--- design/flow/run.sh ---
#!/bin/bash
# the make line also repeats each setting of config.mk as NAME=value (left out here)
make -C /OpenROAD-flow-scripts/flow DESIGN_CONFIG=/design/flow/config.mk WORK_HOME=/design/flow/orfs CLKGATE_MAP_FILE= finish
--- design/flow/config.mk ---
export PLATFORM = sky130hd
export DESIGN_NAME = rv32i_core
export DESIGN_NICKNAME = rv32i_core
export VERILOG_FILES = /design/flow/design.v
export SDC_FILE = /design/flow/constraint.sdc
export NUM_CORES = 4
export LEC_CHECK = 0
export CAP_MARGIN = 35
export CORE_MARGIN = 2
export CORE_UTILIZATION = 64
export CTS_CLUSTER_SIZE = 21
export SETUP_SLACK_MARGIN = 1.08
export SLEW_MARGIN = 20
--- design/flow/constraint.sdc ---
create_clock -name core_clock -period 4.36 [get_ports {clk}]
set_input_delay 0.8720 -clock core_clock [delete_from_list [all_inputs] [get_ports {clk}]]
set_output_delay 0.8720 -clock core_clock [all_outputs]
set_load 0.01 [all_outputs]
--- design/flow/design.v ---
`timescale 1ns / 1ps
module adder(
    input [31:0] in_a, in_b,
    output [31:0] out
    );
    assign out = in_a + in_b;
endmodule
`timescale 1ns / 1ps
module pc(pc_cur, pc_nxt, clk, rst, StallF);
    input clk, rst;
    input StallF; 
    input [31:0] pc_nxt;
    output reg [31:0] pc_cur;
    always @(posedge clk or negedge rst) begin
        if (!rst) pc_cur <= 0;
        else if (StallF==0) pc_cur <= pc_nxt;
    end
endmodule
`timescale 1ns / 1ps
module FET_DEC_Reg(instrF, instrD, pcF, pcD, pc_plus4F, pc_plus4D, StallD, FlushD, clk,rst);
    input clk, rst;
    input StallD, FlushD;  
    input [31:0] instrF, pcF, pc_plus4F;
    output reg [31:0] instrD, pcD, pc_plus4D;
    always @(posedge clk or negedge rst) begin
        if (!rst) begin
            instrD <= 0;
            pcD <= 0;
            pc_plus4D <= 0;
        end
        else if (FlushD) begin
            instrD <= 0;
            pcD <= 0;
            pc_plus4D <= 0;
        end
        else if (StallD==0) begin
            instrD <= instrF;
            pcD <= pcF;
            pc_plus4D <= pc_plus4F;
        end
    end
endmodule
`timescale 1ns / 1ps
module fetch_cycle(clk, rst, pcTargetE, pcSrcE, instrD, pcD, pc_plus4D, StallF, StallD,FlushD, imem_addr, imem_data);
    input clk,rst;
    input pcSrcE;  
    input StallF, StallD, FlushD;  
    input [31:0] pcTargetE;
    output [31:0] instrD, pcD, pc_plus4D;
    output [31:0] imem_addr;
    input  [31:0] imem_data;
    wire [31:0] pc_nxt, pc_cur, pc_plus4F;
    wire [31:0] instrF;
    assign pc_nxt = (pcSrcE== 1'b0)? pc_plus4F : pcTargetE;
    pc program_counter (
                        .pc_nxt(pc_nxt),
                        .pc_cur(pc_cur),
                        .clk(clk),
                        .rst(rst),
                        .StallF(StallF)
                        );
    assign imem_addr = pc_cur;
    assign instrF    = imem_data;
    adder pc_adder (
                    .in_a(pc_cur),
                    .in_b(32'h00000004),
                    .out(pc_plus4F)
                    );
    FET_DEC_Reg F_D_Reg (
                         .instrF(instrF),
                         .instrD(instrD),
                         .pcF(pc_cur),
                         .pcD(pcD),
                         .pc_plus4F(pc_plus4F),
                         .pc_plus4D(pc_plus4D),
                         .StallD(StallD),
                         .FlushD(FlushD),
                         .clk(clk),
                         .rst(rst)
                         );
endmodule
`timescale 1ns / 1ps
module main_decoder(opcode, funct3, Branch, Jump, ResultSrc, MemWrite, ALUSrc, ImmSrc, MemSize, RegWrite, ALUop);
    input [6:0] opcode;
    input [2:0] funct3;
    output Branch, Jump, MemWrite, ALUSrc, RegWrite;
    output [1:0] ResultSrc, ImmSrc, ALUop;
    output reg [1:0] MemSize;
    reg [10:0] controles;
    assign {RegWrite,ImmSrc,ALUSrc,MemWrite,ResultSrc,Branch,ALUop,Jump}=controles;
    always @(*) begin
        MemSize=2'b00;
        case(opcode)
        7'b0000011: begin  
            controles = 11'b1_00_1_0_01_0_00_0;
            case(funct3)
            0: MemSize= 2'b01;  
            1: MemSize= 2'b10;  
            default: MemSize= 2'b11;  
            endcase
        end
        7'b0100011: begin  
            controles = 11'b0_01_1_1_00_0_00_0;
            case(funct3)
            0: MemSize= 2'b01;  
            1: MemSize= 2'b10;  
            default: MemSize= 2'b11;  
            endcase
        end
        7'b0110011: controles = 11'b1_00_0_0_00_0_10_0;  
        7'b1100011: controles = 11'b0_10_0_0_00_1_01_0;  
        7'b0010011: controles = 11'b1_00_1_0_00_0_10_0;  
        7'b1101111: controles = 11'b1_11_0_0_10_0_00_1;  
        default:    controles = 0;      
        endcase
    end
endmodule
`timescale 1ns / 1ps
module alu_decoder(ALUop, funct3, funct7_5, op5, ALUCtrl);
    input [1:0] ALUop;
    input funct7_5, op5;
    input [2:0] funct3;
    output reg [3:0] ALUCtrl;
    localparam      add=0,
                    sub=1,
                    AND=2,
                    OR=3,
                    XOR=4,
                    slt=5,
                    sltu=6,
                    sll=7,
                    srl=8,
                    sra=9;
    always @(*) begin
        ALUCtrl=0;
        case(ALUop)
        0: ALUCtrl = add;  
        1: ALUCtrl = sub;  
        2: begin
                case(funct3)
                0: ALUCtrl = (funct7_5 & op5)? sub:add;
                1: ALUCtrl = sll;
                2: ALUCtrl = slt;
                3: ALUCtrl = sltu;
                4: ALUCtrl = XOR;
                5: ALUCtrl = funct7_5? sra:srl;
                6: ALUCtrl = OR;
                7: ALUCtrl = AND;
                endcase
           end 
        endcase
    end
endmodule
`timescale 1ns / 1ps
module control_unit(op,funct3,funct7,RegWrite,ImmSrc,ALUSrc,MemWrite,ResultSrc,Branch,ALUCtrl,Jump,MemSize);
    input [6:0] op;
    input [2:0] funct3;
    input funct7;
    output Branch, Jump, MemWrite, ALUSrc, RegWrite;
    output [1:0] ResultSrc, ImmSrc, MemSize;
    output [3:0] ALUCtrl;
    wire [1:0] ALUop;
    main_decoder MainDec (
                          .opcode(op), 
                          .funct3(funct3), 
                          .Branch(Branch),
                          .Jump(Jump), 
                          .ResultSrc(ResultSrc), 
                          .MemWrite(MemWrite), 
                          .ALUSrc(ALUSrc), 
                          .ImmSrc(ImmSrc), 
                          .MemSize(MemSize), 
                          .RegWrite(RegWrite), 
                          .ALUop(ALUop)
                          );
    alu_decoder ALUDec (
                        .ALUop(ALUop), 
                        .funct3(funct3), 
                        .funct7_5(funct7), 
                        .op5(op[5]), 
                        .ALUCtrl(ALUCtrl)
                        );
endmodule
`timescale 1ns / 1ps
module register_file(clk,A1,A2,A3,WD3,WE3,RD1,RD2);
    input clk,WE3;
    input [4:0] A1,A2,A3;
    input [31:0] WD3;
    output [31:0] RD1,RD2;
    reg [31:0] reg_file [0:31];
    always @(negedge clk) begin
        if(WE3 && A3 != 0) reg_file[A3] <= WD3;
    end
    assign RD1 = (A1 == 0) ? 32'd0 : reg_file [A1];
    assign RD2 = (A2 == 0) ? 32'd0 : reg_file [A2];
endmodule
`timescale 1ns / 1ps
module imm_extend(imm, immSrc, immExt);
    input [24:0] imm;
    input [1:0] immSrc;
    output reg [31:0] immExt;
    always @(*) begin
        case(immSrc)
        0: immExt= {{20{imm[24]}}, imm[24:13]};  
        1: immExt= {{20{imm[24]}}, imm[24:18], imm[4:0]};  
        2: immExt= {{20{imm[24]}}, imm[0], imm[23:18], imm[4:1], 1'b0};  
        3: immExt= {{12{imm[24]}}, imm[12:5], imm[13], imm[23:14], 1'b0};  
        default: immExt=0;
        endcase
    end
endmodule
`timescale 1ns / 1ps
module DEC_EXC_Reg(RegWriteD,RegWriteE,ResultSrcD,ResultSrcE,MemWriteD,MemWriteE,JumpD,JumpE,
                   BranchD,BranchE,ALUCtrlD,ALUCtrlE,ALUSrcD,ALUSrcE,MemSizeD,MemSizeE,PCD,PCE,
                   Rs1D,Rs1E,Rs2D,Rs2E,RdD,RdE,ExtImmD,ExtImmE,PCPlus4D,PCPlus4E,StallE,FlushE,clk,rst,
                   RD1D,RD1E,RD2D,RD2E);
    input RegWriteD,MemWriteD,JumpD,BranchD,ALUSrcD,StallE,FlushE;
    input clk,rst;
    input [1:0] ResultSrcD,MemSizeD;
    input [3:0] ALUCtrlD;
    input [31:0] RD1D,RD2D,PCD,ExtImmD,PCPlus4D;
    input [4:0] Rs1D,Rs2D,RdD;
    output reg [4:0] Rs1E,Rs2E,RdE;
    output reg [31:0] RD1E,RD2E,PCE,ExtImmE,PCPlus4E;
    output reg [3:0] ALUCtrlE;
    output reg [1:0] ResultSrcE,MemSizeE;
    output reg RegWriteE,MemWriteE,JumpE,BranchE,ALUSrcE;
    always @(posedge clk or negedge rst) begin
        if (!rst) begin
            RegWriteE <= 0;
            ResultSrcE <= 0;
            MemWriteE <= 0;
            JumpE <= 0;
            BranchE <= 0;
            ALUCtrlE <= 0;
            ALUSrcE <= 0;
            MemSizeE <= 0;
            RD1E <= 0;
            RD2E <= 0;
            PCE <= 0;
            Rs1E <= 0;
            Rs2E <= 0;
            RdE <= 0;
            ExtImmE <= 0;
            PCPlus4E <= 0;
        end
        else if (FlushE) begin
            RegWriteE <= 0;
            ResultSrcE <= 0;
            MemWriteE <= 0;
            JumpE <= 0;
            BranchE <= 0;
            ALUCtrlE <= 0;
            ALUSrcE <= 0;
            MemSizeE <= 0;
            RD1E <= 0;
            RD2E <= 0;
            PCE <= 0;
            Rs1E <= 0;
            Rs2E <= 0;
            RdE <= 0;
            ExtImmE <= 0;
            PCPlus4E <= 0;
        end
        else begin
            if (StallE == 0) begin
                RegWriteE <= RegWriteD;
                ResultSrcE <= ResultSrcD;
                MemWriteE <= MemWriteD;
                JumpE <= JumpD;
                BranchE <= BranchD;
                ALUCtrlE <= ALUCtrlD;
                ALUSrcE <= ALUSrcD;
                MemSizeE <= MemSizeD;
                RD1E <= RD1D;
                RD2E <= RD2D;
                PCE <= PCD;
                Rs1E <= Rs1D;
                Rs2E <= Rs2D;
                RdE <= RdD;
                ExtImmE <= ExtImmD;
                PCPlus4E <= PCPlus4D;
            end
        end
    end
endmodule
`timescale 1ns / 1ps
module decode_cycle(clk,rst,instrD,pcD,pc_plus4D,  
                    RegWriteW,RdW,ResultW,  
                    StallE,FlushE,  
                    RegWriteE,ResultSrcE,MemWriteE,JumpE,BranchE,ALUCtrlE,ALUSrcE,MemSizeE,  
                    RD1E,RD2E,pcE,Rs1E,Rs2E,RdE,ExtImmE,pc_plus4E);  
    input  clk,rst,RegWriteW,StallE,FlushE;
    input  [4:0] RdW;
    input  [31:0] instrD, pcD, pc_plus4D, ResultW;
    output [1:0] ResultSrcE, MemSizeE;
    output [3:0] ALUCtrlE;
    output [4:0] Rs1E,Rs2E,RdE;
    output [31:0] RD1E,RD2E,pcE,ExtImmE,pc_plus4E;
    output RegWriteE,MemWriteE,JumpE,BranchE,ALUSrcE;
    wire        RegWriteD,MemWriteD,JumpD,BranchD,ALUSrcD;
    wire [1:0]  ResultSrcD, ImmSrcD, MemSizeD;
    wire [3:0]  ALUCtrlD;
    wire [31:0] RD1D,RD2D,PCD,ImmExtD;
    wire [4:0]  Rs1D,Rs2D,RdD;
    assign PCD  = pcD;
    assign Rs1D = instrD[19:15];
    assign Rs2D = instrD[24:20];
    assign RdD = instrD[11:7];
    control_unit ControlUnit(
                             .op(instrD[6:0]),
                             .funct3(instrD[14:12]),
                             .funct7(instrD[30]),
                             .RegWrite(RegWriteD),
                             .ImmSrc(ImmSrcD),
                             .ALUSrc(ALUSrcD),
                             .MemWrite(MemWriteD),
                             .ResultSrc(ResultSrcD),
                             .Branch(BranchD),
                             .ALUCtrl(ALUCtrlD),
                             .Jump(JumpD),
                             .MemSize(MemSizeD)
                             );
    register_file RegFile (
                           .clk(clk),
                           .A1(instrD[19:15]),
                           .A2(instrD[24:20]),
                           .A3(RdW),
                           .WD3(ResultW),
                           .WE3(RegWriteW),
                           .RD1(RD1D),
                           .RD2(RD2D)
                           );
    imm_extend ImmExt (
                       .imm(instrD[31:7]), 
                       .immSrc(ImmSrcD), 
                       .immExt(ImmExtD)
                       );
    DEC_EXC_Reg D_E_Reg (
                         .RegWriteD(RegWriteD),
                         .RegWriteE(RegWriteE),
                         .ResultSrcD(ResultSrcD),
                         .ResultSrcE(ResultSrcE),
                         .MemWriteD(MemWriteD),
                         .MemWriteE(MemWriteE),
                         .JumpD(JumpD),
                         .JumpE(JumpE),
                         .BranchD(BranchD),
                         .BranchE(BranchE),
                         .ALUCtrlD(ALUCtrlD),
                         .ALUCtrlE(ALUCtrlE),
                         .ALUSrcD(ALUSrcD),
                         .ALUSrcE(ALUSrcE),
                         .MemSizeD(MemSizeD),
                         .MemSizeE(MemSizeE),
                         .PCD(pcD),
                         .PCE(pcE),
                         .Rs1D(instrD[19:15]),
                         .Rs1E(Rs1E),
                         .Rs2D(instrD[24:20]),
                         .Rs2E(Rs2E),
                         .RdD(instrD[11:7]),
                         .RdE(RdE),
                         .ExtImmD(ImmExtD),
                         .ExtImmE(ExtImmE),
                         .PCPlus4D(pc_plus4D),
                         .PCPlus4E(pc_plus4E),
                         .StallE(StallE),
                         .FlushE(FlushE),
                         .RD1D(RD1D),
                         .RD1E(RD1E),
                         .RD2D(RD2D),
                         .RD2E(RD2E),
                         .clk(clk),
                         .rst(rst)
                         );
endmodule
`timescale 1ns / 1ps
module hazard_unit(Rs1D,Rs2D,Rs1E,Rs2E,RdE,PCSrcE,ResultSrcE0,RdM,RegWriteM,RdW,RegWriteW,proc_ready,PENABLE,IsPerM,  
                   StallF,StallD,StallE,StallM,FlushD,FlushE,FlushW,ForwardAE,ForwardBE  
                   );
        input            PCSrcE,ResultSrcE0,RegWriteM,RegWriteW,proc_ready,PENABLE,IsPerM;
        input      [4:0] Rs1D,Rs2D,Rs1E,Rs2E,RdE,RdM,RdW;
        output reg       StallF,StallD,StallE,StallM,FlushD,FlushE,FlushW;
        output reg [1:0] ForwardAE,ForwardBE;
        reg lwStall,perStall;
        always @(*) begin
            if ((Rs1E==RdM) && RegWriteM && Rs1E!=0) ForwardAE = 2'b10;  
            else if ((Rs1E==RdW) && RegWriteW && Rs1E!=0) ForwardAE = 2'b01;  
            else ForwardAE = 2'b00;
            if ((Rs2E==RdM) && RegWriteM && Rs2E!=0) ForwardBE = 2'b10;  
            else if ((Rs2E==RdW) && RegWriteW && Rs2E!=0) ForwardBE = 2'b01;  
            else ForwardBE = 2'b00;
            lwStall = ResultSrcE0 & ((Rs1D==RdE) | (Rs2D==RdE));
            perStall = !proc_ready;
            perStall = IsPerM && (!PENABLE || !proc_ready);
            {FlushE,FlushD,StallD,StallF,StallE,StallM,FlushW} = {lwStall|PCSrcE,PCSrcE,lwStall|perStall,lwStall|perStall,perStall,perStall,perStall};
         end
endmodule
`timescale 1ns / 1ps
module ALU(SrcA, SrcB, ALUResult, Zero, ALUCtrl);
    input [31:0] SrcA, SrcB;
    input [3:0] ALUCtrl;
    output reg [31:0] ALUResult;
    output Zero;
    assign Zero = (!(SrcA-SrcB))? 1 : 0;
    always @(*) begin
        ALUResult = 0;
        case(ALUCtrl)
        0:       ALUResult = SrcA + SrcB;                      
        1:       ALUResult = SrcA - SrcB;                      
        2:       ALUResult = SrcA & SrcB;                      
        3:       ALUResult = SrcA | SrcB;                      
        4:       ALUResult = SrcA ^ SrcB;                      
        5:       ALUResult = ($signed(SrcA) < $signed(SrcB));  
        6:       ALUResult = SrcA < SrcB;                      
        7:       ALUResult = SrcA << SrcB[4:0];                
        8:       ALUResult = SrcA >> SrcB[4:0];                
        9:       ALUResult = $signed(SrcA) >>> SrcB[4:0];              
        endcase
    end
endmodule
`timescale 1ns / 1ps
module EXE_MEM_Reg(clk,rst,RegWriteE,ResultSrcE,MemWriteE,MemSizeE,ALUResultE,WriteDataE,RdE,PCPlus4E,IsPerE,   
                           RegWriteM,ResultSrcM,MemWriteM,MemSizeM,ALUResultM,WriteDataM,RdM,PCPlus4M,IsPerM,    
                           StallM);  
    input             clk,rst;
    input             StallM;
    input             RegWriteE,MemWriteE,IsPerE;
    input      [1:0]  ResultSrcE, MemSizeE;
    input      [4:0]  RdE;
    input      [31:0] ALUResultE,WriteDataE,PCPlus4E;
    output reg        RegWriteM,MemWriteM,IsPerM;
    output reg [1:0]  ResultSrcM, MemSizeM;
    output reg [4:0]  RdM;
    output reg [31:0] ALUResultM,WriteDataM,PCPlus4M;
    always @(posedge clk or negedge rst) begin
        if(!rst) begin
            RegWriteM <= 0;
            ResultSrcM <= 0;
            MemWriteM <= 0;
            MemSizeM <= 0;
            ALUResultM <= 0;
            WriteDataM <= 0;
            RdM <= 0;
            PCPlus4M <= 0;
            IsPerM <= 0;
        end
        else begin
            if (StallM==0) begin
                RegWriteM <= RegWriteE;
                ResultSrcM <= ResultSrcE;
                MemWriteM <= MemWriteE;
                MemSizeM <= MemSizeE;
                ALUResultM <= ALUResultE;
                WriteDataM <= WriteDataE;
                RdM <= RdE;
                PCPlus4M <= PCPlus4E;
                IsPerM <= IsPerE;
            end
        end
    end    
endmodule
`timescale 1ns / 1ps
module execute_cycle(clk,rst,RegWriteE,ResultSrcE,MemWriteE,JumpE,BranchE,ALUCtrlE,ALUSrcE,ExtImmE,MemSizeE,  
                     RD1E,RD2E,PCE,Rs1E,Rs2E,RdE,PCPlus4E,ResultW,  
                     StallM,ForwardAE,ForwardBE,  
                     RegWriteM,ResultSrcM,MemWriteM,MemSizeM,ALUResultM,WriteDataM,RdM,PCPlus4M,PCTargetE,PCSrcE,IsPerM,transEn  
                     );
    input         clk,rst;
    input         RegWriteE,MemWriteE,JumpE,BranchE,ALUSrcE,StallM;
    input  [1:0]  ForwardAE, ForwardBE;
    input  [1:0]  ResultSrcE,MemSizeE;
    input  [3:0]  ALUCtrlE;
    input  [4:0]  Rs1E,Rs2E,RdE;
    input  [31:0] RD1E,RD2E,PCE,ExtImmE,PCPlus4E,ResultW;
    output        RegWriteM,MemWriteM,PCSrcE;
    output [1:0]  ResultSrcM, MemSizeM;
    output [4:0]  RdM;
    output [31:0] ALUResultM,WriteDataM,PCPlus4M,PCTargetE;
    output        transEn, IsPerM;  
    wire        ZeroE;
    reg         IsPerE;
    reg  [31:0] SrcAE,SrcBE,SrcBE_WriteDataE;
    wire [31:0] WriteDataE,ALUResultE,ALUResultM_in;
    always @(*) begin
        SrcAE = 0;
        SrcBE = 0;
        SrcBE_WriteDataE = 0;
        IsPerE = 0;
        case (ForwardAE)
        0: SrcAE = RD1E;
        1: SrcAE = ResultW;
        2: SrcAE = ALUResultM_in;
        endcase
        case (ForwardBE)
        0: SrcBE_WriteDataE = RD2E;
        1: SrcBE_WriteDataE = ResultW;
        2: SrcBE_WriteDataE = ALUResultM_in;
        endcase
        case (ALUSrcE)
        0: SrcBE = SrcBE_WriteDataE;
        1: SrcBE = ExtImmE;
        endcase
        if ((ResultSrcE[0] || MemWriteE))
            if(ALUResultE > 511)
                IsPerE = 1;
    end 
    ALU ALU(
            .SrcA(SrcAE),
            .SrcB(SrcBE),
            .ALUResult(ALUResultE),
            .Zero(ZeroE),
            .ALUCtrl(ALUCtrlE)
            );
    adder PCTargetAdder (
                         .in_a(PCE),
                         .in_b(ExtImmE),
                         .out(PCTargetE)
                         );
    EXE_MEM_Reg E_M_Reg (
                         .clk(clk),
                         .rst(rst),
                         .RegWriteE(RegWriteE),
                         .ResultSrcE(ResultSrcE),
                         .MemWriteE(MemWriteE),
                         .MemSizeE(MemSizeE),
                         .ALUResultE(ALUResultE),
                         .WriteDataE(WriteDataE),
                         .RdE(RdE),
                         .PCPlus4E(PCPlus4E),
                         .RegWriteM(RegWriteM),
                         .ResultSrcM(ResultSrcM),
                         .MemWriteM(MemWriteM),
                         .MemSizeM(MemSizeM),
                         .ALUResultM(ALUResultM),
                         .WriteDataM(WriteDataM),
                         .RdM(RdM),
                         .PCPlus4M(PCPlus4M),
                         .IsPerM(IsPerM),
                         .IsPerE(IsPerE),
                         .StallM(StallM)
                         );
    assign WriteDataE = SrcBE_WriteDataE;
    assign PCSrcE = (ZeroE & BranchE) | JumpE;
    assign ALUResultM_in = ALUResultM;
    assign transEn = IsPerE;
endmodule
`timescale 1ns / 1ps
module MEM_WB_Reg(clk,rst,RegWriteM,ResultSrcM,ALUResultM,ReadDataM,RdM,PCPlus4M,  
                          RegWriteW,ResultSrcW,ALUResultW,ReadDataW,RdW,PCPlus4W,  
                          FlushW  
                  );
    input             clk,rst;
    input             FlushW;
    input             RegWriteM;
    input      [1:0]  ResultSrcM;
    input      [4:0]  RdM;
    input      [31:0] ALUResultM,ReadDataM,PCPlus4M;    
    output reg        RegWriteW;
    output reg [1:0]  ResultSrcW;
    output reg [4:0]  RdW;
    output reg [31:0] ALUResultW,ReadDataW,PCPlus4W;
    always @(posedge clk or negedge rst) begin
        if (!rst) begin
            RegWriteW <= 0;
            ResultSrcW <= 0;
            RdW <= 0;
            ALUResultW <= 0;
            ReadDataW <= 0;
            PCPlus4W <= 0;
        end
        else if (FlushW) begin
            RegWriteW <= 0;
            ResultSrcW <= 0;
            RdW <= 0;
            ALUResultW <= 0;
            ReadDataW <= 0;
            PCPlus4W <= 0;
        end
        else begin
            RegWriteW <= RegWriteM;
            ResultSrcW <=  ResultSrcM;
            RdW <= RdM;
            ALUResultW <= ALUResultM;
            ReadDataW <= ReadDataM;
            PCPlus4W <= PCPlus4M;
        end
    end
endmodule
`timescale 1ns / 1ps
module memory_cycle(RegWriteM,ResultSrcM,MemWriteM,MemSizeM,  
                    clk,rst,ALUResultM,WriteDataM,RdM,PCPlus4M,IsPerM,  
                    RegWriteW,ResultSrcW,ALUResultW,ReadDataW,RdW,PCPlus4W,  
                    FlushW,  
                    dmem_addr,dmem_wdata,dmem_we,dmem_size,dmem_rdata  
                    );
    input         clk,rst;
    input         FlushW;
    input         RegWriteM,MemWriteM,IsPerM;
    input  [1:0]  ResultSrcM,MemSizeM;
    input  [4:0]  RdM;
    input  [31:0] ALUResultM,WriteDataM,PCPlus4M;
    output        RegWriteW;
    output [1:0]  ResultSrcW;
    output [4:0]  RdW;
    output [31:0] ALUResultW,ReadDataW,PCPlus4W;
    output [31:0] dmem_addr, dmem_wdata;
    output        dmem_we;
    output [1:0]  dmem_size;
    input  [31:0] dmem_rdata;
    wire [31:0] ReadDataM, RD;
    assign dmem_addr  = ALUResultM;
    assign dmem_wdata = WriteDataM;
    assign dmem_we    = MemWriteM;
    assign dmem_size  = MemSizeM;
    assign RD = (MemSizeM==1)? {{24{dmem_rdata[7]}},dmem_rdata[7:0]}:
                (MemSizeM==2)? {{16{dmem_rdata[15]}},dmem_rdata[15:0]}:
                dmem_rdata;
    assign ReadDataM = RD;
    MEM_WB_Reg M_WB_Reg(
                        .clk(clk),
                        .rst(rst),
                        .RegWriteM(RegWriteM),
                        .ResultSrcM(ResultSrcM),
                        .ALUResultM(ALUResultM),
                        .ReadDataM(ReadDataM),
                        .RdM(RdM),
                        .PCPlus4M(PCPlus4M),
                        .RegWriteW(RegWriteW),
                        .ResultSrcW(ResultSrcW),
                        .ALUResultW(ALUResultW),
                        .ReadDataW(ReadDataW),
                        .RdW(RdW),
                        .PCPlus4W(PCPlus4W),
                        .FlushW(FlushW)
                       );
endmodule
`timescale 1ns / 1ps
module writeback_cycle(RegWriteW,ResultSrcW,  
                       ALUResultW,ReadDataW,RdW,PCPlus4W,  
                       ResultW  
                       );
    input             RegWriteW;
    input      [1:0]  ResultSrcW;
    input      [4:0]  RdW;
    input      [31:0] ALUResultW,ReadDataW,PCPlus4W;
    output reg [31:0] ResultW;
    always@(*) begin
        case(ResultSrcW)
        0: ResultW = ALUResultW;
        1: ResultW = ReadDataW;
        2: ResultW = PCPlus4W;
        3: ResultW = 0;
        endcase
    end
endmodule
`timescale 1ns / 1ps
module rv32i_core(clk,rst,imem_data,dmem_rdata,  
                  imem_addr,dmem_addr,dmem_wdata,dmem_we,dmem_size  
                  );
    input         clk,rst;
    input  [31:0] imem_data;
    input  [31:0] dmem_rdata;
    output [31:0] imem_addr;
    output [31:0] dmem_addr;
    output [31:0] dmem_wdata;
    output        dmem_we;
    output [1:0]  dmem_size;
    wire        StallF,StallD,StallE,StallM,FlushD,FlushE,FlushW;
    wire [1:0]  ForwardAE,ForwardBE;
    wire        PCSrcE;
    wire [31:0] instrD,PCD,PCPlus4D;
    wire        RegWriteE,MemWriteE,JumpE,BranchE,ALUSrcE;
    wire [1:0]  ResultSrcE, MemSizeE;
    wire [3:0]  ALUCtrlE;
    wire [4:0]  Rs1E,Rs2E,RdE;
    wire [31:0] RD1E,RD2E,PCE,ExtImmE,PCPlus4E;
    wire        RegWriteM,MemWriteM,IsPerM;
    wire [1:0]  ResultSrcM, MemSizeM;
    wire [4:0]  RdM;
    wire [31:0] ALUResultM,WriteDataM,PCPlus4M,PCTargetE;
    wire        RegWriteW;
    wire [1:0]  ResultSrcW;
    wire [4:0]  RdW;
    wire [31:0] ALUResultW,ReadDataW,PCPlus4W;
    wire [31:0] ResultW;
    hazard_unit Hazard_Unit (
                             .Rs1D(instrD[19:15]),
                             .Rs2D(instrD[24:20]),
                             .Rs1E(Rs1E),
                             .Rs2E(Rs2E),
                             .RdE(RdE),
                             .PCSrcE(PCSrcE),
                             .ResultSrcE0(ResultSrcE[0]),
                             .RdM(RdM),
                             .RegWriteM(RegWriteM),
                             .RdW(RdW),
                             .RegWriteW(RegWriteW),
                             .proc_ready(1'b1),
                             .PENABLE(1'b1),
                             .IsPerM(1'b0), 
                             .StallF(StallF),
                             .StallD(StallD),
                             .StallE(StallE),
                             .StallM(StallM),
                             .FlushD(FlushD),
                             .FlushE(FlushE),
                             .FlushW(FlushW),
                             .ForwardAE(ForwardAE),
                             .ForwardBE(ForwardBE)
                            );
    fetch_cycle Fetch (
                       .clk(clk),
                       .rst(rst),
                       .pcTargetE(PCTargetE),
                       .pcSrcE(PCSrcE),
                       .instrD(instrD),
                       .pcD(PCD),
                       .pc_plus4D(PCPlus4D),
                       .StallF(StallF),
                       .StallD(StallD),
                       .FlushD(FlushD),
                       .imem_addr(imem_addr),
                       .imem_data(imem_data)
                       );
       decode_cycle Decode (
                            .clk(clk),
                            .rst(rst),
                            .instrD(instrD),
                            .pcD(PCD),
                            .pc_plus4D(PCPlus4D), 
                            .RegWriteW(RegWriteW),
                            .RdW(RdW),
                            .ResultW(ResultW), 
                            .StallE(StallE),
                            .FlushE(FlushE), 
                            .RegWriteE(RegWriteE),
                            .ResultSrcE(ResultSrcE),
                            .MemWriteE(MemWriteE),
                            .JumpE(JumpE),
                            .BranchE(BranchE),
                            .ALUCtrlE(ALUCtrlE),
                            .ALUSrcE(ALUSrcE),
                            .MemSizeE(MemSizeE), 
                            .RD1E(RD1E),
                            .RD2E(RD2E),
                            .pcE(PCE),
                            .Rs1E(Rs1E),
                            .Rs2E(Rs2E),
                            .RdE(RdE),
                            .ExtImmE(ExtImmE),
                            .pc_plus4E(PCPlus4E)
                            ); 
       execute_cycle Execute (
                              .clk(clk),
                              .rst(rst),
                              .RegWriteE(RegWriteE),
                              .ResultSrcE(ResultSrcE),
                              .MemWriteE(MemWriteE),
                              .JumpE(JumpE),
                              .BranchE(BranchE),
                              .ALUCtrlE(ALUCtrlE),
                              .ALUSrcE(ALUSrcE),
                              .ExtImmE(ExtImmE),
                              .MemSizeE(MemSizeE),
                              .RD1E(RD1E),
                              .RD2E(RD2E),
                              .PCE(PCE),
                              .Rs1E(Rs1E),
                              .Rs2E(Rs2E),
                              .RdE(RdE),
                              .PCPlus4E(PCPlus4E),
                              .ResultW(ResultW), 
                              .StallM(StallM),
                              .ForwardAE(ForwardAE),
                              .ForwardBE(ForwardBE), 
                              .RegWriteM(RegWriteM),
                              .ResultSrcM(ResultSrcM),
                              .MemWriteM(MemWriteM),
                              .MemSizeM(MemSizeM),
                              .ALUResultM(ALUResultM),
                              .WriteDataM(WriteDataM),
                              .RdM(RdM),
                              .PCPlus4M(PCPlus4M),
                              .PCTargetE(PCTargetE),  
                              .PCSrcE(PCSrcE),  
                              .IsPerM(),
                              .transEn()
                             );
       memory_cycle Memory (
                            .RegWriteM(RegWriteM),
                            .ResultSrcM(ResultSrcM),
                            .MemWriteM(MemWriteM),
                            .MemSizeM(MemSizeM), 
                            .clk(clk),
                            .rst(rst),
                            .ALUResultM(ALUResultM),
                            .WriteDataM(WriteDataM),
                            .RdM(RdM),
                            .PCPlus4M(PCPlus4M),
                            .IsPerM(1'b0),
                            .FlushW(FlushW),
                            .RegWriteW(RegWriteW),  
                            .ResultSrcW(ResultSrcW),
                            .ALUResultW(ALUResultW),
                            .ReadDataW(ReadDataW),
                            .RdW(RdW),  
                            .PCPlus4W(PCPlus4W),
                            .dmem_addr(dmem_addr),
                            .dmem_wdata(dmem_wdata),
                            .dmem_we(dmem_we),
                            .dmem_size(dmem_size),
                            .dmem_rdata(dmem_rdata)
                           );
    writeback_cycle Write_Back (
                                .RegWriteW(RegWriteW),
                                .ResultSrcW(ResultSrcW), 
                                .ALUResultW(ALUResultW),
                                .ReadDataW(ReadDataW),
                                .RdW(RdW),
                                .PCPlus4W(PCPlus4W), 
                                .ResultW(ResultW)  
                           );
endmodule
==> run_results.csv, run 1 <==
group,metric,value,unit
logic_synthesis,synthCells,5397,
logic_synthesis,ys_area,77600,um^2
placement,portBuffers,164,
clock_tree,cts_buffers,158,
logic_synthesis,area_leaders,"edfxtp_1, mux4_2, dfrtp_1",
logic_synthesis,synth_area,77600,um^2
logic_synthesis,edf_count,1024,
clock_tree,clock_path_buffers,3,
placement,hpwl,199,mm
logic_synthesis,ys_seq_frac,0.563,
floorplanning,die_area,124000,um^2
logic_synthesis,synthArstFlopShare,0.335,
logic_synthesis,synth-xor-area-share,0.0120,
logic_synthesis,top_cells_by_count,"edfxtp_1, mux4_2, dfrtp_1, nand2_1, nor2_1",
outcome,toolErrorMsg,"[ERROR GRT-0232] Routing congestion too high. Check the congestion heatmap in the GUI.",
logic_synthesis,synth-adder-area-share,0.0216,
logic_synthesis,ys_cells,5397,
floorplanning,fp-utilization,0.646,
logic_synthesis,yosysTopAreaCell,"edfxtp_1",
clock_tree,cts_root_buf,"clkbuf_16",
logic_synthesis,synth_top_area_share,0.396,
logic_synthesis,syn_area_per_cell,14.4,um^2
floorplanning,rows,127,
placement,preCtsSetupSlack,-2250,ps
clock_tree,cts_htree_levels,4,
placement,place_congestion,1.07,
outcome,outcome,"did not finish",
logic_synthesis,netlist_logic_family_top,"multiplexers",
global_routing,track_usage,0.792,
logic_synthesis,synth_cell_types,105,
floorplanning,die_h,352,um
floorplanning,die_w,352,um
clock_tree,numClockSinks,1541,
logic_synthesis,mux_area_frac,0.217,
logic_synthesis,yosys_warnings,13,
logic_synthesis,numSynthFlops,1541,
floorplanning,io_pins,165,
floorplanning,coreArea,120000,um^2
outcome,haltStage,"global routing (5_1_grt)",
placement,placedCellCount,7831,
logic_synthesis,compound_area_frac,0.0855,
logic_synthesis,synthFlopType,"edfxtp_1",
logic_synthesis,most_common_cell,"edfxtp_1",
global_routing,grt-ovfl-total,10,
logic_synthesis,simple_gate_area_frac,0.0731,
## repair_timing
action | in CTS
setup endpoints to repair | 2354
cloned | 6
hold buffers | 0
pin swaps | 53
resized | 239
setup buffers | 85
## routing by layer
metal  global-route usage  GRT overflow
met1                0.804             0
met2                0.901             1
met3                0.691             3
met4                0.763             6
met5                0.500             0
## through the flow
stage | utilization | power [W] | hold WS (ps) | cell area, um^2
2_1_floorplan | - | 0.0258 | 331 | 78100
3_3_place_gp | 0.741 | 0.0323 | 332 | 89000
3_5_place_dp | 0.741 | 0.0326 | 335 | 89000
4_1_cts | 0.835 | 0.0528 | 191 | 100000
==> inputs of run 2 (changes only) <==
ABC_AREA = 0   (was unset)
CAP_MARGIN = 0   (was 35)
CELL_PAD_IN_SITES_GLOBAL_PLACEMENT = 2   (was unset)
CORE_UTILIZATION = 18   (was 64)
CTS_CLUSTER_DIAMETER = 27   (was unset)
CTS_CLUSTER_SIZE = unset   (was 21)
GPL_ROUTABILITY_DRIVEN = 1   (was unset)
GPL_TIMING_DRIVEN = 1   (was unset)
HOLD_SLACK_MARGIN = -0.03   (was unset)
MAX_ROUTING_LAYER = met5   (was unset)
MIN_ROUTING_LAYER = met1   (was unset)
SETUP_SLACK_MARGIN = -0.63   (was 1.08)
SLEW_MARGIN = 40   (was 20)
clock period = 12.4 ns   (was 4.36 ns; I/O delays follow)
==> run 2 against run 1 <==
Compared with the run above: now clean on timing, DRC and antenna; synthesized cell count is the same; die area went up to 3.5 times the previous value; synthesized area unchanged.
==> run_results.csv, run 2 <==
group,metric,value,unit
clock_tree,cts_htree_levels,5,
cells_and_area,final_nets,6991,
logic_synthesis,ys_seq_frac,0.563,
routing,vias_per_cell,4.47,
logic_synthesis,numSynthFlops,1541,
logic_synthesis,ys_cells,5397,
min_path,hp-start,"Execute.E_M_Reg.PCPlus4M[12]",
sta,relSlewSlack,0.344,
setup_path,worst-path-stages,4,
setup_path,crit_fanout,18,
cells_and_area,seqCellArea,43700,um^2
logic_synthesis,ys_area,77600,um^2
setup_path,reg2reg_slack,3360,ps
min_path,hold_end,"Memory.M_WB_Reg.PCPlus4W[12]",
logic_synthesis,netlist_logic_family_top,"multiplexers",
setup_path,critPathCapture,"Decode.RegFile.reg_file[12][11]",
clock_tree,tritoncts,"done",
logic_synthesis,synth_cell_types,105,
logic_synthesis,syn_area_per_cell,14.4,um^2
global_routing,first_global_vias,61900,
cells_and_area,logic_area,32500,um^2
floorplanning,io_pins,165,
logic_synthesis,synthFlopType,"edfxtp_1",
logic_synthesis,mux_area_frac,0.217,
logic_synthesis,yosys_warnings,13,
logic_synthesis,area_leaders,"edfxtp_1, mux4_2, dfrtp_1",
outcome,outcome,"complete, no violations",
pwr,p_sw,0.00699,W
floorplanning,coreArea,430000,um^2
cells_and_area,final_cells,12800,
routing,ant_nets,0,
floorplanning,die_h,661,um
logic_synthesis,simple_gate_area_frac,0.0731,
pwr,seqPwrFrac,0.311,
global_routing,grt_max_degree,175,
sta,skew,88.8,ps
setup_path,cp_num_buf_inv,1,
placement,dpl_cell_area,87200,um^2
routing,remaining_drc_errors,0,
pwr,power_density,210,nW/um^2
setup_path,cp-end-kind,"flop",
placement,preCtsSetupSlack,3340,ps
pwr,clk-power,0.0116,W
job,warning_count,1099,
logic_synthesis,compound_area_frac,0.0855,
routing,detail_route.wl_per_cell,25.2,um
logic_synthesis,edf_count,1024,
logic_synthesis,synthArstFlopShare,0.335,
sta,final_max_slew_viol_count,0,
pwr,pwr-share-clk,0.526,
cells_and_area,finalInstanceArea,105000,um^2
clock_tree,path_clk_slew,50,ps
placement,portBuffers,164,
pwr,cellLeakagePower,40.8,nW
logic_synthesis,most_common_cell,"edfxtp_1",
setup_path,ff2ff_path_depth,4,
placement,place_congestion,0.947,
routing,drt_iter0_markers,5707,
pwr,swShare,0.317,
setup_path,cp.required,6680,ps
setup_path,worst_path_max_delay_cell,"nor2_4",
sta,setup_ws,3360,ps
sta,hold_ws,321,ps
floorplanning,die_area,436000,um^2
sta,rsz0062_at_grt,"no",
pwr,peakVddDrop,0.135,mV
global_routing,grt-ovfl-total,0,
sta,setup_tns,0,ps
logic_synthesis,synth_top_area_share,0.396,
job,drv_cap,0,
logic_synthesis,synth_area,77600,um^2
pwr,combPwrFrac,0.163,
logic_synthesis,synthCells,5397,
global_routing,grt_first_pass_wirelength,453,mm
setup_path,worstReg2RegEnd,"Decode.RegFile.reg_file[12][11]",
sta,finalHoldViolations,0,
sta,tightestPinTransition,974,ps
routing,vias,57300,
setup_path,cp_cell_sequence,"nor2b_1 > nand3_1 > nor2_4 > buf_4",
clock_tree,postCtsSetupRepairBufs,0,
clock_tree,clock_path_buffers,4,
setup_path,crit_arrival,3320,ps
logic_synthesis,yosysTopAreaCell,"edfxtp_1",
logic_synthesis,synth-xor-area-share,0.0120,
setup_path,cp_top_family,"simple AND/OR/NAND/NOR gates",
setup_path,crit_start,"Memory.M_WB_Reg.RegWriteW",
clock_tree,cts_resized,0,
min_path,worstHoldPathType,"reg -> reg",
pwr,p_seq,0.00684,W
clock_tree,hold_buffers,0,
min_path,holdPathStages,0,
clock_tree,numClockSinks,1541,
cells_and_area,area_growth,34.8,%
pwr,p_comb,0.00359,W
setup_path,worstSetupStartpointType,"flop",
clock_tree,cts_buffers,374,
setup_path,r2r-start,"Memory.M_WB_Reg.RegWriteW",
clock_tree,cts_root_buf,"clkbuf_16",
floorplanning,rows,241,
placement,placedCellCount,11100,
routing,firstDrtPassIters,6,
pwr,power_leader,"the clock network",
global_routing,grt_antenna_before_repair,21,
sta,finalSetupViolations,0,
pwr,internal_power,0.0150,W
logic_synthesis,synth-adder-area-share,0.0216,
setup_path,critPathKind,"reg -> reg",
clock_tree,clock_latency,910,ps
global_routing,track_usage,0.144,
routing,wl,323,mm
setup_path,slowest_delay,770,ps
placement,hpwl,209,mm
cells_and_area,nFillCells,45200,
floorplanning,die_w,661,um
floorplanning,fp-utilization,0.180,
logic_synthesis,top_cells_by_count,"edfxtp_1, mux4_2, dfrtp_1, nand2_1, nor2_1",
run 2: cell type report:
cell class,instances,share of cell area
timing repair buffer,364,0.0344
sequential,1541,0.418
clock inverter,1299,0.0699
tap,5710,0.0683
clock buffer,409,0.0936
inverter,127,0.00457
antenna,13,0.000311
multi-input combinational,3361,0.311
run 2: layer usage:
metal,vias up,wire length [um],GRT usage
met1,29900,127000,0.174
met4,6,16000,0.0797
met5,-,39,0
li1,24200,-,-
met2,2595,159000,0.240
met3,637,21700,0.0299
run 2: through the flow:
| stage | power, W | utilization |
|---|---|---|
| after floorplan | 0.00907 | - |
| after global placement | 0.0109 | 0.202 |
| after detailed placement | 0.0109 | 0.203 |
| after CTS | 0.0222 | 0.243 |
| after global routing | 0.0230 | 0.243 |
| final | 0.0220 | 0.243 |
==> inputs of run 3 (changes only) <==
ABC_AREA = 1   (was 0)
CTS_CLUSTER_DIAMETER = unset   (was 27)
HOLD_SLACK_MARGIN = unset   (was -0.03)
MAX_ROUTING_LAYER = met4   (was met5)
MIN_ROUTING_LAYER = met2   (was met1)
PLACE_DENSITY_LB_ADDON = 0.08   (was unset)
SETUP_SLACK_MARGIN = unset   (was -0.63)
SLEW_MARGIN = 20   (was 40)
clock period = 6.91 ns   (was 12.4 ns; I/O delays follow)
==> run 3 against run 2 <==
Compared with the run above: non-clock buffer count rose by 163; flip-flop count did not move; critical path depth rose by 19; die area rose by 1.8%; critical endpoint is now Execute.E_M_Reg.ALUResultM[18].
==> run_results.csv, run 3 <==
group,metric,value,unit
outcome,outcome,"complete, no violations",
logic_synthesis,yosys_warnings,13,
logic_synthesis,synth_top_area_share,0.389,
floorplanning,fp-utilization,0.181,
placement,hpwl,306,mm
logic_synthesis,synthArstFlopShare,0.335,
sta,skew,77.3,ps
setup_path,worstSetupStartpointType,"flop",
logic_synthesis,ys_area,79000,um^2
global_routing,grt_max_degree,148,
global_routing,track_usage,0.341,
pwr,swShare,0.393,
pwr,pwr-share-clk,0.409,
sta,tightestPinTransition,1310,ps
setup_path,cp_cell_sequence,"inv_1 > nor2_4 > nand2_1 > nand3_2 > nand3_1 > nand3_1 > nand2_2 > nand2_2 > buf_4 > ha_1 > inv_1 > fa_1 > o21ai_1 > buf_4 > buf_4 > a21oi_1 > o21ai_1 > nand2_1 > nand2_1 > a21oi_1 > nor2_1 > nand2_1 > nand3b_1",
logic_synthesis,ys_seq_frac,0.553,
cells_and_area,final_util,0.231,
logic_synthesis,synth_cell_types,57,
global_routing,first_global_vias,113000,
sta,fin_crit_sh,0.964,
routing,firstDrtPassIters,13,
clock_tree,clock_latency,980,ps
sta,setup_tns,0,ps
sta,setup_ws,247,ps
setup_path,critPathKind,"reg -> reg",
setup_path,ff2ff_path_depth,23,
setup_path,cp.required,7730,ps
clock_tree,numClockSinks,1541,
clock_tree,tritoncts,"done",
placement,placedCellCount,14500,
logic_synthesis,synthFlopType,"edfxtp_1",
floorplanning,io_pins,165,
setup_path,crit_fanout,19,
pwr,p_sw,0.0138,W
sta,finalCriticalPeriod,6660,ps
routing,remaining_drc_errors,0,
job,drv_cap,0,
logic_synthesis,synthCells,8843,
min_path,worstHoldPathType,"reg -> reg",
clock_tree,path_clk_slew,60,ps
clock_tree,hold_buffers,0,
routing,vias_per_cell,6.43,
clock_tree,cts_root_buf,"clkbuf_16",
min_path,holdPathStages,0,
clock_tree,clock_path_buffers,4,
setup_path,crit_start,"Memory.M_WB_Reg.ResultSrcW[0]",
setup_path,slowest_delay,560,ps
routing,wl,496,mm
setup_path,cp_num_buf_inv,5,
pwr,p_seq,0.0126,W
cells_and_area,nFillCells,47800,
logic_synthesis,ys_cells,8843,
setup_path,reg2reg_slack,250,ps
logic_synthesis,synth_area,79000,um^2
setup_path,worst-path-stages,23,
floorplanning,die_area,444000,um^2
setup_path,worstReg2RegEnd,"Execute.E_M_Reg.ALUResultM[18]",
global_routing,grt_first_pass_wirelength,663,mm
pwr,seqPwrFrac,0.358,
min_path,hp-start,"Decode.D_E_Reg.PCPlus4E[27]",
routing,ant_nets,0,
sta,fmax,0.150,GHz
routing,drt_iter0_markers,20800,
floorplanning,coreArea,438000,um^2
cells_and_area,area_growth,27.7,%
routing,vias,103000,
global_routing,grt_antenna_before_repair,2,
logic_synthesis,compound_area_frac,0.157,
pwr,internal_power,0.0213,W
logic_synthesis,yosysTopAreaCell,"edfxtp_1",
logic_synthesis,synth-xor-area-share,0.00964,
logic_synthesis,netlist_logic_family_top,"simple AND/OR/NAND/NOR gates",
sta,rsz0062_at_grt,"no",
logic_synthesis,numSynthFlops,1541,
sta,finalHoldViolations,0,
sta,finalSetupViolations,0,
logic_synthesis,edf_count,1024,
placement,portBuffers,164,
logic_synthesis,syn_area_per_cell,8.94,um^2
setup_path,crit_top_cell,"nand2_1",
setup_path,worst_path_max_delay_cell,"dfrtp_1",
placement,place_congestion,0.980,
logic_synthesis,area_leaders,"edfxtp_1, dfrtp_1, o21ai_0",
sta,relSlewSlack,0.126,
routing,detail_route.wl_per_cell,30.9,um
sta,hold_ws,335,ps
global_routing,grt-ovfl-total,0,
clock_tree,cts_buffers,211,
setup_path,critPathCapture,"Execute.E_M_Reg.ALUResultM[18]",
logic_synthesis,top_cells_by_count,"nor2_1, nand2_1, o21ai_0, edfxtp_1, nand3_1",
floorplanning,die_h,667,um
job,warning_count,1129,
logic_synthesis,mux_area_frac,0,
min_path,hold_end,"Execute.E_M_Reg.PCPlus4M[27]",
sta,final_max_slew_viol_count,0,
cells_and_area,final_nets,10200,
setup_path,cp-end-kind,"flop",
pwr,power_leader,"the clock network",
setup_path,crit_arrival,7480,ps
logic_synthesis,most_common_cell,"nor2_1",
floorplanning,die_w,667,um
pwr,peakVddDrop,0.213,mV
logic_synthesis,simple_gate_area_frac,0.205,
clock_tree,cts_htree_levels,4,
logic_synthesis,synth-adder-area-share,0.0212,
floorplanning,rows,243,
pwr,clk-power,0.0144,W
cells_and_area,final_cells,16000,
pwr,p_comb,0.00819,W
setup_path,r2r-start,"Memory.M_WB_Reg.ResultSrcW[0]",
setup_path,cp_top_family,"simple AND/OR/NAND/NOR gates",
pwr,power_density,349,nW/um^2
placement,preCtsSetupSlack,189,ps
pwr,combPwrFrac,0.233,
pwr,cellLeakagePower,41.8,nW
run 3: layout make-up:
| cell class | count | area (um^2) | area share |
|---|---|---|---|
| Clock inverter | 1159 | 5570 | 0.0552 |
| Multi-Input combinational cell | 6243 | 31600 | 0.314 |
| Tap cell | 5757 | 7200 | 0.0714 |
| Antenna cell | 120 | 300 | 0.00298 |
| Timing Repair Buffer | 527 | 5140 | 0.0510 |
| Sequential cell | 1541 | 43700 | 0.433 |
| Clock buffer | 246 | 5600 | 0.0554 |
| Inverter | 451 | 1750 | 0.0173 |
run 3: what timing repair did:
item | in CTS | in global routing
endpoints found under the hold margin | 0 | 0
endpoints found under the setup margin | 0 | 316
resized | 0 | 38
setup buffers | 0 | 3
run 3: per-stage QoR:
step	power [W]	area [um^2]
floorplan	0.0163	79100
CTS	0.0349	100000
finish	0.0352	101000
global route	0.0369	101000
detailed placement	0.0212	89300
global placement	0.0213	89300
run 3: per-layer routing:
layer,share of wire,global-route usage,vias up
met5,0,-,-
met4,0.068,0.0643,0
met3,0.47,0.482,3574
met2,0.47,0.360,32000
met1,0,-,34100
li1,-,-,33400
==> inputs of run 4 (changes only) <==
CAP_MARGIN = 40   (was 0)
CELL_PAD_IN_SITES_DETAIL_PLACEMENT = 2   (was unset)
CELL_PAD_IN_SITES_GLOBAL_PLACEMENT = unset   (was 2)
CORE_UTILIZATION = 71   (was 18)
CTS_CLUSTER_DIAMETER = 129   (was unset)
CTS_CLUSTER_SIZE = 35   (was unset)
GPL_ROUTABILITY_DRIVEN = 0   (was 1)
GPL_TIMING_DRIVEN = 0   (was 1)
HOLD_SLACK_MARGIN = 0.28   (was unset)
PLACE_DENSITY_LB_ADDON = 0.26   (was 0.08)
SLEW_MARGIN = 5   (was 20)
clock period = 12.3 ns   (was 6.91 ns; I/O delays follow)
==> run 4 against run 3 <==
Compared with the run above: the flow now stops in detailed placement (3_5_place_dp); synthesized area did not move; synthesized cell count did not move; die area fell by 74%.
==> run_results.csv, run 4 <==
group,metric,value,unit
placement,portBuffers,164,
logic_synthesis,synth-xor-area-share,0.00964,
logic_synthesis,area_leaders,"edfxtp_1, dfrtp_1, o21ai_0",
logic_synthesis,synth_top_area_share,0.389,
logic_synthesis,simple_gate_area_frac,0.205,
logic_synthesis,synthFlopType,"edfxtp_1",
logic_synthesis,synth_area,79000,um^2
logic_synthesis,yosysTopAreaCell,"edfxtp_1",
outcome,haltStage,"detailed placement (3_5_place_dp)",
floorplanning,coreArea,111000,um^2
logic_synthesis,ys_area,79000,um^2
floorplanning,fp-utilization,0.715,
floorplanning,die_h,338,um
logic_synthesis,edf_count,1024,
outcome,toolErrorMsg,"Error: detail_place.tcl, 38 bad optional access",
floorplanning,rows,122,
floorplanning,io_pins,165,
logic_synthesis,mux_area_frac,0,
logic_synthesis,syn_area_per_cell,8.94,um^2
logic_synthesis,ys_cells,8843,
logic_synthesis,yosys_warnings,13,
logic_synthesis,synthArstFlopShare,0.335,
logic_synthesis,synth-adder-area-share,0.0212,
logic_synthesis,ys_seq_frac,0.553,
logic_synthesis,synth_cell_types,57,
outcome,outcome,"did not finish",
logic_synthesis,numSynthFlops,1541,
logic_synthesis,netlist_logic_family_top,"simple AND/OR/NAND/NOR gates",
logic_synthesis,top_cells_by_count,"nor2_1, nand2_1, o21ai_0, edfxtp_1, nand3_1",
floorplanning,die_area,114000,um^2
logic_synthesis,synthCells,8843,
floorplanning,die_w,338,um
logic_synthesis,most_common_cell,"nor2_1",
logic_synthesis,compound_area_frac,0.157,
==> run 4: stage by stage <==
| stage | cell area [um^2] | cells | worst slack (ps) | total power, W | hold slack [ps] |
|---|---|---|---|---|---|
| global placement | 82600 | 10500 | -12270 | 0.0110 | 334 |
| floorplan | 79100 | 8874 | 2700 | 0.00917 | 331 |
==> inputs of run 5 (changes only) <==
ABC_AREA = unset   (was 1)
CAP_MARGIN = 0   (was 40)
CELL_PAD_IN_SITES_DETAIL_PLACEMENT = unset   (was 2)
CELL_PAD_IN_SITES_GLOBAL_PLACEMENT = 3   (was unset)
CORE_UTILIZATION = 18   (was 71)
CTS_CLUSTER_DIAMETER = unset   (was 129)
CTS_CLUSTER_SIZE = unset   (was 35)
HOLD_SLACK_MARGIN = unset   (was 0.28)
MAX_ROUTING_LAYER = met5   (was met4)
PLACE_DENSITY_LB_ADDON = 0.06   (was 0.26)
SETUP_SLACK_MARGIN = 2.03   (was unset)
SLEW_MARGIN = 20   (was 5)
clock period = 6.91 ns   (was 12.3 ns; I/O delays follow)
==> run 5 against run 4 <==
Compared with the run above: synthesized cell count is 39% lower; the run now finishes clean; die area went up to 3.8 times the previous value; synthesized area is 1.8% lower.
==> run_results.csv, run 5 <==
group,metric,value,unit
pwr,power_density,334,nW/um^2
sta,skew,132,ps
cells_and_area,seqCellArea,43700,um^2
global_routing,grt_first_pass_wirelength,622,mm
min_path,hp-start,"Execute.E_M_Reg.PCPlus4M[7]",
pwr,cellLeakagePower,42.2,nW
cells_and_area,final_cells,13200,
logic_synthesis,synth-adder-area-share,0.0216,
clock_tree,cts_htree_levels,4,
clock_tree,clock_latency,980,ps
logic_synthesis,edf_count,1024,
logic_synthesis,numSynthFlops,1541,
sta,finalCriticalPeriod,6730,ps
logic_synthesis,ys_cells,5397,
sta,relSlewSlack,0.144,
logic_synthesis,yosysTopAreaCell,"edfxtp_1",
routing,drt_iter0_markers,11300,
logic_synthesis,synth_cell_types,105,
clock_tree,path_clk_slew,60,ps
logic_synthesis,most_common_cell,"edfxtp_1",
setup_path,critPathCapture,"Fetch.program_counter.pc_cur[24]",
clock_tree,cts_root_buf,"clkbuf_16",
floorplanning,coreArea,430000,um^2
logic_synthesis,synth_area,77600,um^2
setup_path,cp_top_family,"AND-OR/OR-AND gates",
setup_path,r2r-start,"Decode.D_E_Reg.Rs2E[2]",
logic_synthesis,simple_gate_area_frac,0.0731,
routing,firstDrtPassIters,9,
pwr,pwr-share-clk,0.398,
job,warning_count,1096,
clock_tree,tritoncts,"done",
routing,remaining_drc_errors,0,
setup_path,cp-end-kind,"flop",
pwr,internal_power,0.0227,W
sta,tightestPinTransition,1270,ps
floorplanning,die_area,436000,um^2
pwr,p_sw,0.0140,W
pwr,seqPwrFrac,0.337,
global_routing,grt_max_degree,83,
sta,hold_ws,288,ps
placement,placedCellCount,11400,
floorplanning,io_pins,165,
cells_and_area,logic_area,36600,um^2
global_routing,grt_antenna_before_repair,2,
floorplanning,fp-utilization,0.180,
global_routing,first_global_vias,93100,
setup_path,worst_path_max_delay_cell,"or4_4",
routing,vias,79300,
logic_synthesis,compound_area_frac,0.0855,
logic_synthesis,ys_area,77600,um^2
min_path,worstHoldPathType,"reg -> reg",
setup_path,worstSetupStartpointType,"flop",
setup_path,cp.required,7770,ps
logic_synthesis,top_cells_by_count,"edfxtp_1, mux4_2, dfrtp_1, nand2_1, nor2_1",
setup_path,crit_start,"Decode.D_E_Reg.Rs2E[2]",
sta,fmax,0.149,GHz
setup_path,crit_fanout,6,
setup_path,critPathKind,"reg -> reg",
routing,wl,482,mm
setup_path,slowest_delay,560,ps
logic_synthesis,ys_seq_frac,0.563,
logic_synthesis,synth_top_area_share,0.396,
global_routing,track_usage,0.325,
clock_tree,clock_path_buffers,4,
floorplanning,die_h,661,um
sta,rsz0062_at_grt,"yes",
sta,fin_crit_sh,0.974,
logic_synthesis,area_leaders,"edfxtp_1, mux4_2, dfrtp_1",
pwr,combPwrFrac,0.265,
clock_tree,cts_buffers,213,
routing,detail_route.wl_per_cell,36.5,um
setup_path,worst-path-stages,29,
pwr,p_seq,0.0124,W
routing,vias_per_cell,6.00,
floorplanning,rows,241,
min_path,hold_end,"Memory.M_WB_Reg.PCPlus4W[7]",
global_routing,grt-ovfl-total,0,
min_path,holdPathStages,0,
setup_path,worstReg2RegEnd,"Fetch.program_counter.pc_cur[24]",
setup_path,cp_num_buf_inv,11,
clock_tree,numClockSinks,1541,
cells_and_area,area_growth,41.4,%
pwr,p_comb,0.00971,W
logic_synthesis,yosys_warnings,13,
setup_path,ff2ff_path_depth,29,
setup_path,crit_arrival,7590,ps
logic_synthesis,synthArstFlopShare,0.335,
job,drv_cap,0,
routing,ant_nets,0,
logic_synthesis,netlist_logic_family_top,"multiplexers",
sta,final_max_slew_viol_count,0,
logic_synthesis,syn_area_per_cell,14.4,um^2
placement,hpwl,338,mm
setup_path,reg2reg_slack,180,ps
pwr,peakVddDrop,0.234,mV
logic_synthesis,synthCells,5397,
logic_synthesis,mux_area_frac,0.217,
logic_synthesis,synthFlopType,"edfxtp_1",
sta,finalSetupViolations,0,
pwr,clk-power,0.0146,W
pwr,swShare,0.382,
cells_and_area,nFillCells,45300,
floorplanning,die_w,661,um
pwr,finalPower,0.0367,W
outcome,outcome,"complete, no violations",
pwr,power_leader,"the clock network",
sta,finalHoldViolations,0,
cells_and_area,final_nets,7458,
cells_and_area,final_util,0.255,
placement,portBuffers,164,
logic_synthesis,synth-xor-area-share,0.0120,
==> run 5: cell type report <==
type,count,area share
diodes,64,0.00146
plain buffers,398,0.0277
clock buffers,242,0.0518
clock inverters,1171,0.0517
inverters,127,0.00460
multi-input cells,3391,0.334
flip-flops and latches,1541,0.398
well taps,5710,0.0651
repair buffers,564,0.0657
==> run 5: routing by layer <==
layer / vias to the layer above / track usage / wire, um
li1: 25100 / - / -
met3: 1882 / 0.451 / 211000
met1: 26600 / - / 0
met5: - / 0.156 / 7970
met4: 138 / 0.0641 / 25800
met2: 25600 / 0.365 / 237000
==> run 5: repair_timing <==
action / 4_1_cts / 5_1_grt
resized: 577 / 421
setup buffers: 151 / 99
hold endpoints to repair: 0 / 0
setup endpoints to repair: 2357 / 2354
pin swaps: 119 / 105
hold buffers: 0 / 0
cloned: 40 / 15
==> run 5: metrics by stage <==
stage | cell area, um^2 | setup TNS, ps | worst slack (ps)
after floorplan | 78900 | 0 | 1180
after global placement | 87700 | - | -24320
after detailed placement | 90500 | -1264590 | -4450
after CTS | 106000 | 0 | 165
after global routing | 110000 | 0 | 49.3
final | 110000 | 0 | 177
==> inputs of run 6 (changes only) <==
ABC_AREA = 1   (was unset)
CAP_MARGIN = 20   (was 0)
CELL_PAD_IN_SITES_GLOBAL_PLACEMENT = unset   (was 3)
CORE_UTILIZATION = 69   (was 18)
CTS_CLUSTER_DIAMETER = 334   (was unset)
CTS_CLUSTER_SIZE = 99   (was unset)
GPL_ROUTABILITY_DRIVEN = unset   (was 0)
GPL_TIMING_DRIVEN = unset   (was 0)
MAX_ROUTING_LAYER = unset   (was met5)
MIN_ROUTING_LAYER = unset   (was met2)
PLACE_DENSITY = 0.4   (was unset)
PLACE_DENSITY_LB_ADDON = unset   (was 0.06)
SETUP_SLACK_MARGIN = unset   (was 2.03)
clock period = 4.45 ns   (was 6.91 ns; I/O delays follow)
==> run 6 against run 5 <==
Compared with the run above: synthesized area increased by 1.8%; synthesized cell count up 64%; the run now fails in global routing (5_1_grt); die area shrank 73%.
==> run_results.csv, run 6 <==
group,metric,value,unit
floorplanning,die_w,342,um
floorplanning,fp-utilization,0.693,
clock_tree,cts_root_buf,"clkbuf_16",
placement,dpl_cell_area,87100,um^2
logic_synthesis,synth-xor-area-share,0.00964,
floorplanning,die_h,342,um
logic_synthesis,mux_area_frac,0,
logic_synthesis,compound_area_frac,0.157,
logic_synthesis,ys_cells,8843,
clock_tree,cts_htree_levels,1,
global_routing,track_usage,0.799,
logic_synthesis,synthCells,8843,
logic_synthesis,yosysTopAreaCell,"edfxtp_1",
logic_synthesis,synth_area,79000,um^2
outcome,outcome,"did not finish",
clock_tree,numClockSinks,1541,
floorplanning,rows,124,
logic_synthesis,edf_count,1024,
logic_synthesis,area_leaders,"edfxtp_1, dfrtp_1, o21ai_0",
clock_tree,cts_buffers,19,
logic_synthesis,synthFlopType,"edfxtp_1",
logic_synthesis,synthArstFlopShare,0.335,
logic_synthesis,simple_gate_area_frac,0.205,
clock_tree,clock_path_buffers,3,
logic_synthesis,yosys_warnings,13,
floorplanning,coreArea,114000,um^2
logic_synthesis,top_cells_by_count,"nor2_1, nand2_1, o21ai_0, edfxtp_1, nand3_1",
logic_synthesis,numSynthFlops,1541,
placement,place_congestion,1.12,
logic_synthesis,netlist_logic_family_top,"simple AND/OR/NAND/NOR gates",
outcome,toolErrorMsg,"[ERROR GRT-0116] Global routing finished with congestion. Check the congestion regions in the DRC Viewer.",
global_routing,grt-ovfl-total,34,
floorplanning,die_area,117000,um^2
floorplanning,io_pins,165,
logic_synthesis,syn_area_per_cell,8.94,um^2
logic_synthesis,synth-adder-area-share,0.0212,
logic_synthesis,ys_seq_frac,0.553,
placement,portBuffers,164,
placement,hpwl,206,mm
logic_synthesis,synth_cell_types,57,
logic_synthesis,most_common_cell,"nor2_1",
logic_synthesis,ys_area,79000,um^2
logic_synthesis,synth_top_area_share,0.389,
outcome,haltStage,"global routing (5_1_grt)",
-- run 6: repair_timing --
item                       CTS
hold buffers                 0
resized                    644
pin swaps                   87
buffers inserted            71
gates cloned                36
setup endpoints to repair  411
-- run 6: stage by stage --
stage	setup WS (ps)	instances
floorplan	-501	8874
global placement	-621	10600
detailed placement	-750	10600
CTS	-342	11800
-- run 6: routing by layer --
metal,GRT overflow,GRT usage
met1,2,0.806
met2,2,0.915
met3,19,0.705
met4,11,0.752
met5,0,0.510
==> inputs of run 7 (changes only) <==
CORE_MARGIN = 10   (was 2)
CORE_UTILIZATION = 40   (was 69)
CTS_CLUSTER_DIAMETER = unset   (was 334)
CTS_CLUSTER_SIZE = unset   (was 99)
MAX_ROUTING_LAYER = met4   (was unset)
PLACE_DENSITY = unset   (was 0.4)
PLACE_DENSITY_LB_ADDON = 0.29   (was unset)
SLEW_MARGIN = 5   (was 20)
TNS_END_PERCENT = 60   (was unset)
clock period = 8.5 ns   (was 4.45 ns; I/O delays follow)
==> run 7 against run 6 <==
Compared with the run above: now clean on timing, DRC and antenna; synthesized cell count is the same; synthesized area unchanged; die area rose by 84%.
==> run_results.csv, run 7 <==
group,metric,value,unit
pwr,seqPwrFrac,0.399,
floorplanning,io_pins,165,
setup_path,crit_arrival,3470,ps
global_routing,track_usage,0.301,
clock_tree,postCtsSetupRepairBufs,0,
placement,preCtsSetupSlack,1380,ps
pwr,swShare,0.362,
sta,setup_ws,1240,ps
setup_path,reg2reg_slack,1240,ps
floorplanning,die_w,464,um
setup_path,worst_path_max_delay_cell,"dfrtp_1",
logic_synthesis,synth-adder-area-share,0.0212,
logic_synthesis,mux_area_frac,0,
setup_path,worstReg2RegEnd,"Decode.RegFile.reg_file[4][8]",
logic_synthesis,ys_cells,8843,
logic_synthesis,most_common_cell,"nor2_1",
routing,detail_route.wl_per_cell,26.3,um
cells_and_area,final_nets,9986,
setup_path,cp-end-kind,"flop",
pwr,p_comb,0.00531,W
setup_path,crit_start,"Memory.M_WB_Reg.RdW[3]",
logic_synthesis,synth_cell_types,57,
routing,vias_per_cell,6.06,
cells_and_area,area_growth,18.1,%
clock_tree,tritoncts,"done",
clock_tree,cts_htree_levels,4,
logic_synthesis,synthCells,8843,
setup_path,worstSetupStartpointType,"flop",
sta,finalHoldViolations,0,
min_path,holdPathStages,0,
global_routing,grt_antenna_before_repair,12,
floorplanning,die_area,216000,um^2
logic_synthesis,synth_top_area_share,0.389,
pwr,cellLeakagePower,40.0,nW
floorplanning,fp-utilization,0.401,
sta,final_max_slew_viol_count,0,
pwr,pwr-share-clk,0.388,
global_routing,first_global_vias,75400,
min_path,hp-start,"Decode.D_E_Reg.PCPlus4E[31]",
cells_and_area,nFillCells,18900,
floorplanning,coreArea,197000,um^2
clock_tree,numClockSinks,1541,
logic_synthesis,yosys_warnings,13,
sta,setup_tns,0,ps
clock_tree,clock_path_buffers,3,
logic_synthesis,synthArstFlopShare,0.335,
logic_synthesis,syn_area_per_cell,8.94,um^2
logic_synthesis,compound_area_frac,0.157,
logic_synthesis,yosysTopAreaCell,"edfxtp_1",
cells_and_area,seqCellArea,43700,um^2
outcome,outcome,"complete, no violations",
job,drv_cap,0,
setup_path,slowest_delay,510,ps
setup_path,critPathCapture,"Decode.RegFile.reg_file[4][8]",
logic_synthesis,ys_seq_frac,0.553,
sta,relSlewSlack,0.0433,
setup_path,cp.required,4710,ps
cells_and_area,logic_area,31500,um^2
global_routing,grt-ovfl-total,0,
logic_synthesis,ys_area,79000,um^2
pwr,p_sw,0.00907,W
setup_path,cp_top_family,"buffers and inverters",
clock_tree,clock_latency,850,ps
logic_synthesis,simple_gate_area_frac,0.205,
pwr,power_leader,"sequential cells",
sta,finalSetupViolations,0,
setup_path,cp_num_buf_inv,5,
clock_tree,cts_root_buf,"clkbuf_16",
pwr,combPwrFrac,0.212,
logic_synthesis,synth_area,79000,um^2
sta,rsz0062_at_grt,"no",
logic_synthesis,numSynthFlops,1541,
setup_path,ff2ff_path_depth,9,
routing,vias,76300,
min_path,hold_end,"Execute.E_M_Reg.PCPlus4M[31]",
clock_tree,hold_buffers,0,
routing,remaining_drc_errors,0,
pwr,clk-power,0.00972,W
logic_synthesis,netlist_logic_family_top,"simple AND/OR/NAND/NOR gates",
setup_path,crit_top_cell,"inv_1",
job,warning_count,1123,
min_path,worstHoldPathType,"reg -> reg",
logic_synthesis,edf_count,1024,
placement,hpwl,206,mm
logic_synthesis,top_cells_by_count,"nor2_1, nand2_1, o21ai_0, edfxtp_1, nand3_1",
pwr,peakVddDrop,0.204,mV
floorplanning,rows,163,
global_routing,grt_max_degree,194,
setup_path,cp_cell_sequence,"inv_1 > nand3_1 > o21ai_0 > inv_1 > nand2_1 > inv_1 > nand2_1 > inv_2 > buf_4",
pwr,internal_power,0.0160,W
placement,portBuffers,164,
routing,ant_nets,0,
setup_path,worst-path-stages,9,
setup_path,r2r-start,"Memory.M_WB_Reg.RdW[3]",
pwr,power_density,268,nW/um^2
setup_path,critPathKind,"reg -> reg",
logic_synthesis,synth-xor-area-share,0.00964,
routing,drt_iter0_markers,10500,
logic_synthesis,area_leaders,"edfxtp_1, dfrtp_1, o21ai_0",
global_routing,grt_first_pass_wirelength,481,mm
sta,tightestPinTransition,1440,ps
logic_synthesis,synthFlopType,"edfxtp_1",
routing,firstDrtPassIters,9,
pwr,p_seq,0.0100,W
clock_tree,cts_buffers,171,
setup_path,crit_fanout,12,
pwr,finalPower,0.0250,W
floorplanning,die_h,464,um
clock_tree,cts_resized,0,
clock_tree,path_clk_slew,60,ps
routing,wl,331,mm
sta,skew,70.7,ps
placement,place_congestion,1.07,
-- run 7: final cells by class --
type / count / share of cell area
Tap cell: 2640 / 0.0354
Inverter: 451 / 0.0186
Multi-Input combinational cell: 6242 / 0.337
Antenna cell: 11 / 0.000295
Clock inverter: 1140 / 0.0554
Timing Repair Buffer: 357 / 0.0358
Sequential cell: 1541 / 0.468
Clock buffer: 199 / 0.0486
-- run 7: through the flow --
stage / cells / utilization / hold slack (ps) / instance area (um^2)
2_1_floorplan: 8874 / - / 331 / 79100
3_3_place_gp: 11200 / 0.424 / 333 / 83500
3_5_place_dp: 11200 / 0.424 / 335 / 83600
4_1_cts: 12600 / 0.473 / 346 / 93300
5_1_grt: 12600 / 0.474 / 344 / 93300
6_report: 12600 / 0.474 / 346 / 93300
-- run 7: per-layer routing --
metal | track usage | vias to the layer above | wire length (um)
li1 | - | 33000 | -
met2 | 0.433 | 5147 | 146000
met5 | - | - | 0
met4 | 0.189 | 0 | 20800
met3 | 0.0809 | 1065 | 37000
met1 | 0.376 | 37100 | 127000
Power and IR drop assume default switching activity.
